==> branch willow: inputs <==
// DotProduct
module DotProduct(  
  input         clock,  
  input  [7:0]  io_a_0,
  input  [7:0]  io_a_1,
  input  [7:0]  io_a_2,
  input  [7:0]  io_a_3,
  input  [7:0]  io_a_4,
  input  [7:0]  io_a_5,
  input  [7:0]  io_a_6,
  input  [7:0]  io_a_7,
  input  [7:0]  io_a_8,
  input  [7:0]  io_a_9,
  input  [7:0]  io_a_10,
  input  [7:0]  io_a_11,
  input  [7:0]  io_a_12,
  input  [7:0]  io_a_13,
  input  [7:0]  io_a_14,
  input  [7:0]  io_a_15,
  input  [7:0]  io_b_0,  
  input  [7:0]  io_b_1,  
  input  [7:0]  io_b_2,  
  input  [7:0]  io_b_3,  
  input  [7:0]  io_b_4,  
  input  [7:0]  io_b_5,  
  input  [7:0]  io_b_6,  
  input  [7:0]  io_b_7,  
  input  [7:0]  io_b_8,  
  input  [7:0]  io_b_9,  
  input  [7:0]  io_b_10,  
  input  [7:0]  io_b_11,  
  input  [7:0]  io_b_12,  
  input  [7:0]  io_b_13,  
  input  [7:0]  io_b_14,  
  input  [7:0]  io_b_15,  
  output [20:0] io_y  
);
make LEC_CHECK=0 ABC_AREA=0 CAP_MARGIN=25 CELL_PAD_IN_SITES_DETAIL_PLACEMENT=1 CORE_MARGIN=2 CORE_UTILIZATION=16 MAX_ROUTING_LAYER=met4 SLEW_MARGIN=20 finish   # period 7.35 ns
run.sh (not shown) runs the stock make flow with config.mk's settings and CLKGATE_MAP_FILE=.
==> branch nickel (differences from branch willow) <==
ABC_AREA = default   (was 0)
CAP_MARGIN = 20   (was 25)
CELL_PAD_IN_SITES_DETAIL_PLACEMENT = default   (was 1)
CORE_UTILIZATION = 8   (was 16)
MAX_ROUTING_LAYER = default   (was met4)
==> flow/constraint.sdc (replaced) <==
create_clock -name core_clock -period 5.84 [get_ports {clock}]
set_input_delay 1.1680 -clock core_clock [delete_from_list [all_inputs] [get_ports {clock}]]
set_output_delay 1.1680 -clock core_clock [all_outputs]
set_load 0.01 [all_outputs]
==> results <==
- First-iteration DRC count: branch nickel is larger than branch willow (about 30%).
- Combinational power: branch nickel is larger than branch willow (about 27%).
- In synthesized cell count, branch nickel and branch willow do not differ.
- Between branch willow and branch nickel, the lower via count is in branch nickel (gap about 0.7%, measured against branch nickel).
- In branch nickel the global-route usage is lower than in branch willow, by 4.4 points.
- Of branch nickel and branch willow, branch nickel has the higher design area (gap 8.4%, measured against branch willow).
- Against branch nickel, the cell count of branch willow is lower by about 30%.
==> figures <==
                                                                    branch willow         branch nickel
Share of the core filled by cells before placement                          0.161                0.0802
Outcome                                          no timing/DRC/antenna violations  no timing/DRC/antenna violations
Worst flop-to-flop path endpoint                             a_0_4.rB[15]$_DFF_P_  a_0_5.rA[15]$_DFF_P_
Nets@finish                                                                  9140                  9144
Reg2reg start                                                   m_9.rB[2]$_DFF_P_    m_10.rB[2]$_DFF_P_
Maximum clock skew at final layout                                        58.8 ps               65.0 ps
Cell with the largest stage delay on the worst path                       xnor2_1       clkdlybuf4s50_1
Crit path from                                                a_3_0.rB[0]$_DFF_P_   a_3_0.rB[8]$_DFF_P_
Portion of total power attributed to the clock network                      0.156                 0.151
Combinational fraction of the cell area                                     0.572                 0.528
Crit path depth                                                                11                     8
Relative area of non-clock buffer cells in the final design                0.0353                0.0328
Drt total wl                                                            181000 um             194000 um
Antenna diode instance count                                                   44                    22
Final period utilization                                                    0.813                 0.917
Clock-cell share of area                                                   0.0471                0.0421

---

==> build 50: inputs <==
DotProduct again, from the RTL that the note above started with.
clock: 6.59 ns
lec_check: 0
cap_margin: 5
core_margin: 5
core_utilization: 15
gpl_timing_driven: 1
place_density: 0.53
slew_margin: 40
==> build 79 (differences from build 50) <==
Settings changed: ABC_AREA from default to 1, CAP_MARGIN 5 to 20, CORE_MARGIN 5 to 2, CORE_UTILIZATION 15 to 65, GPL_TIMING_DRIVEN 1 to default, PLACE_DENSITY 0.53 to default, SLEW_MARGIN 40 to 20.
==> flow/constraint.sdc (replaced) <==
create_clock -name core_clock -period 1.34 [get_ports {clock}]
set_input_delay 0.2680 -clock core_clock [delete_from_list [all_inputs] [get_ports {clock}]]
set_output_delay 0.2680 -clock core_clock [all_outputs]
set_load 0.01 [all_outputs]
==> summary of the runs <==
- Build 79 completed, yet does not pass: setup timing. Build 50 finished clean.
- Of build 50 and build 79, build 79 has the higher sequential power (gap 79%, measured against build 79).
- In build 50 the routed wire length is lower than in build 79, by 39%.
- The clock power of build 79 is 4.2 times that of build 50.
- In build 50 the worst setup slack is better than in build 79, by 5200 ps.
- Cell area: build 79 is higher than build 50 (22%).
- Of build 79 and build 50, build 50 has the higher worst hold slack (gap 450 ps).

---

==> inputs of trial 50 <==
Starting RTL as in the previous note.
export LEC_CHECK = 0
export CAP_MARGIN = 5
export CORE_MARGIN = 2
export CORE_UTILIZATION = 72
export GPL_TIMING_DRIVEN = 1
export MAX_ROUTING_LAYER = met4
export PLACE_DENSITY = 0.65
export SLEW_MARGIN = 40
create_clock -name core_clock -period 3.77 [get_ports {clock}]
==> inputs of trial 8, as changes to trial 50 <==
CAP_MARGIN = 20   (was 5)
CORE_UTILIZATION = 40   (was 72)
GPL_TIMING_DRIVEN = not set   (was 1)
MAX_ROUTING_LAYER = not set   (was met4)
MIN_ROUTING_LAYER = met2   (was not set)
PLACE_DENSITY = not set   (was 0.65)
==> flow/constraint.sdc (replaced) <==
create_clock -name core_clock -period 5.0 [get_ports {clock}]
set_input_delay 1.0000 -clock core_clock [delete_from_list [all_inputs] [get_ports {clock}]]
set_output_delay 1.0000 -clock core_clock [all_outputs]
set_load 0.01 [all_outputs]
==> out/results.txt <==
Delay-heaviest family, CP -> AND-OR/OR-AND gates
Reg2reg end -> a_0_2.rB[14]
Met1 Wirelength -> 0 µm
Outcome -> complete, no violations
Relative slew slack -> 46.6%
The numbers above come from trial 8.

==> out/results.txt <==
SO Viols -> negative setup slack
Final worst slack -> -0.667 ns
Outcome -> finished with violations
Met1 Wirelength -> 71.7 mm
Final Setup Violations -> 114
The numbers above come from trial 50.

Power and IR drop assume default switching activity.
